== tundra ==
// ALU
module ALU(
    clk,
    rst_n,
    valid,
    ready,
    mode,
    in_A,
    in_B,
    out
);
Size: about 1,300 cells after synthesis, roughly 110 flip-flops, roughly 130 I/O pins, roughly 10,000 sq um of cells after synthesis.
Settings: LEC_CHECK=0, CAP_MARGIN=20, CELL_PAD_IN_SITES_DETAIL_PLACEMENT=0, CELL_PAD_IN_SITES_GLOBAL_PLACEMENT=1, CORE_MARGIN=2, CORE_UTILIZATION=45, CTS_CLUSTER_DIAMETER=335, CTS_CLUSTER_SIZE=98, HOLD_SLACK_MARGIN=-0.06, SETUP_SLACK_MARGIN=-0.22, SLEW_MARGIN=20, TNS_END_PERCENT=5; clock period 2.36 ns.
run.sh (not shown) runs the stock make flow with config.mk's settings and CLKGATE_MAP_FILE=.
Status tundra: flow complete, layout not clean - negative setup slack
> inputs changed (tundra -> indigo)
- a change of CAP_MARGIN from 20 to 0
- a change of CORE_MARGIN from 2 to 10
- a change of CTS_CLUSTER_SIZE from 98 to 62
- a change of CELL_PAD_IN_SITES_DETAIL_PLACEMENT from 0 to 2
- a deleted TNS_END_PERCENT that had been 5
- an added MIN_ROUTING_LAYER of met2
- a deleted CTS_CLUSTER_DIAMETER that had been 335
- a deleted HOLD_SLACK_MARGIN that had been -0.06
- a change of CORE_UTILIZATION from 45 to 52
- a change of SETUP_SLACK_MARGIN from -0.22 to 0.61
- an added PLACE_DENSITY_LB_ADDON of 0.01
[summary]
indigo and tundra ended up with nearly the same share of synthesized area spent on multiplexers.
[indigo vs tundra] height of the chip: higher in indigo
In indigo the chip width turned out 3.7% higher than in tundra.
Flow for indigo halted at 3_5_place_dp, error code DPL-0033.
diff inputs: indigo => maple
- clearing PLACE_DENSITY_LB_ADDON, which used to be 0.01
- putting ABC_AREA at 1 where nothing was set
- swapping 2 for 0 in CELL_PAD_IN_SITES_DETAIL_PLACEMENT
==> comparison <==
- Tool error GRT-0116 stopped maple during 5_1_grt; no final results.
- Sort maple and indigo by placement row count, ascending, and indigo comes first.
- Between maple and indigo, synthesized cell count is lower for indigo, maple comes in above that.
- Multiplexer area fraction after synthesis was higher in indigo than in maple.
- Going from indigo to maple, share of synthesized cell area in and, or, nand and nor gates up 19 points; net count after synthesis up 40%.
- maple gives more area after synthesis than indigo did.
## Diff of input files: willow against maple
- CORE_UTILIZATION changed from 52 to 45
- MIN_ROUTING_LAYER removed (was met2)
- CORE_MARGIN changed from 10 to 2
- ABC_AREA removed (was 1)
- CAP_MARGIN changed from 0 to 20
- CTS_CLUSTER_SIZE removed (was 62)
Results
maple failed in 5_1_grt with GRT-0116. In willow the implementation completed, yet the final layout does not meet the checks, the culprit being negative setup slack. Final estimated routing congestion in global placement: willow < maple. The lower starting density of the core came out of willow. Going from maple to willow, fraction of synthesized cell area in xor and xnor cells now sits higher, cell area reported after detailed placement now sits lower. Die area went down by more than 10% going from maple to willow. Comparing simple-gate share of the synthesized area for maple and willow, the bigger number came from maple. When willow is set beside maple, its floorplan die width turns out to be about 9% smaller. Per the comparison of willow with maple, area of the mapped netlist saw a decrease; post-placement worst setup slack saw a decrease. Compared with maple, willow shows a higher post-CTS repair timing setup buffer count.

Starting RTL as in the previous note.
Settings: LEC_CHECK=0, ABC_AREA=1, CAP_MARGIN=20, CORE_ASPECT_RATIO=0.5, CORE_MARGIN=2, CORE_UTILIZATION=69, CTS_CLUSTER_SIZE=96, SLEW_MARGIN=20, TNS_END_PERCENT=15; clock period 2.74 ns.
The baseline finished but failed the layout checks on negative setup slack.
Next try:
==> flow/config.mk (replaced) <==
export PLATFORM = sky130hd
export DESIGN_NAME = ALU
export DESIGN_NICKNAME = ALU
export VERILOG_FILES = /design/flow/design.v
export SDC_FILE = /design/flow/constraint.sdc
export NUM_CORES = 4
export LEC_CHECK = 0
export CAP_MARGIN = 20
export CORE_MARGIN = 2
export CORE_UTILIZATION = 22
export SLEW_MARGIN = 20
==> flow/constraint.sdc (replaced) <==
create_clock -name core_clock -period 11.9 [get_ports {clk}]
set_input_delay 2.3800 -clock core_clock [delete_from_list [all_inputs] [get_ports {clk}]]
set_output_delay 2.3800 -clock core_clock [all_outputs]
set_load 0.01 [all_outputs]
Result:
- With this change the flow finished clean
- die area went up to 2.7 times its value
- design area decreases by 15%
- first-iteration DRC count decreases by 72%
- global-route usage decreases by 38 points
- wire length shrinks by 22%
- via count came out lower by 32%
- core utilization came out lower by 61 points
- sequential share of layout area grows by 3.2 points
- sequential power went down by 73%
- worst setup slack improves by 7.5 ns
Next try:
--- a/flow/config.mk
+++ b/flow/config.mk
@@ -6,6 +6,7 @@
 export NUM_CORES = 4
 export LEC_CHECK = 0
+export ABC_AREA = 1
 export CAP_MARGIN = 20
 export CORE_MARGIN = 2
-export CORE_UTILIZATION = 22
+export CORE_UTILIZATION = 72
 export SLEW_MARGIN = 20
==> flow/constraint.sdc (replaced) <==
create_clock -name core_clock -period 3.48 [get_ports {clk}]
set_input_delay 0.6960 -clock core_clock [delete_from_list [all_inputs] [get_ports {clk}]]
set_output_delay 0.6960 -clock core_clock [all_outputs]
set_load 0.01 [all_outputs]
Effect:
- combinational power goes up to 3.8 times its value
- first-iteration DRC count goes up to 2.8 times its value
- via count goes up by 39%
- sequential share of layout area goes down by 1.7 points
- setup slack degrades by 7.1 ns
- cell count goes up by 11%
- die area goes down by 64%
Next try:
--- a/flow/config.mk
+++ b/flow/config.mk
@@ -6,7 +6,9 @@
 export NUM_CORES = 4
 export LEC_CHECK = 0
-export ABC_AREA = 1
 export CAP_MARGIN = 20
 export CORE_MARGIN = 2
-export CORE_UTILIZATION = 72
+export CORE_UTILIZATION = 65
+export CTS_CLUSTER_DIAMETER = 32
+export SETUP_SLACK_MARGIN = 0.59
 export SLEW_MARGIN = 20
+export TNS_END_PERCENT = 5
Outcome:
- The new run produced a layout that fails on negative setup slack
- area after synthesis is lower by 12%
- final cell count fell by about 20%
- design area increases by 3.5%
- sequential share of layout area goes down by 0.55 points
- setup slack gets worse by 0.45 ns
- first-iteration DRC count rose by 26%
- combinational power went up by about 36%
Next try:
--- a/flow/config.mk
+++ b/flow/config.mk
@@ -8,7 +8,4 @@
 export CAP_MARGIN = 20
 export CORE_MARGIN = 2
-export CORE_UTILIZATION = 65
-export CTS_CLUSTER_DIAMETER = 32
-export SETUP_SLACK_MARGIN = 0.59
+export CORE_UTILIZATION = 40
 export SLEW_MARGIN = 20
-export TNS_END_PERCENT = 5
==> flow/constraint.sdc (replaced) <==
create_clock -name core_clock -period 4.05 [get_ports {clk}]
set_input_delay 0.8100 -clock core_clock [delete_from_list [all_inputs] [get_ports {clk}]]
set_output_delay 0.8100 -clock core_clock [all_outputs]
set_load 0.01 [all_outputs]
=> With this change the flow produced a clean layout; final cell count is about the same; critical path depth is unchanged; die area came out higher by 60%; sequential power came out lower by 11%; global-route usage came out lower by 22 points; area after synthesis stays the same; power came out lower by 34%; non-clock buffer count came out lower by 134; via count came out lower by 22%; register-to-register slack improved by 0.53 ns; flip-flop count is unchanged.
No activity file was given, so power comes from the tool's default toggle rates.
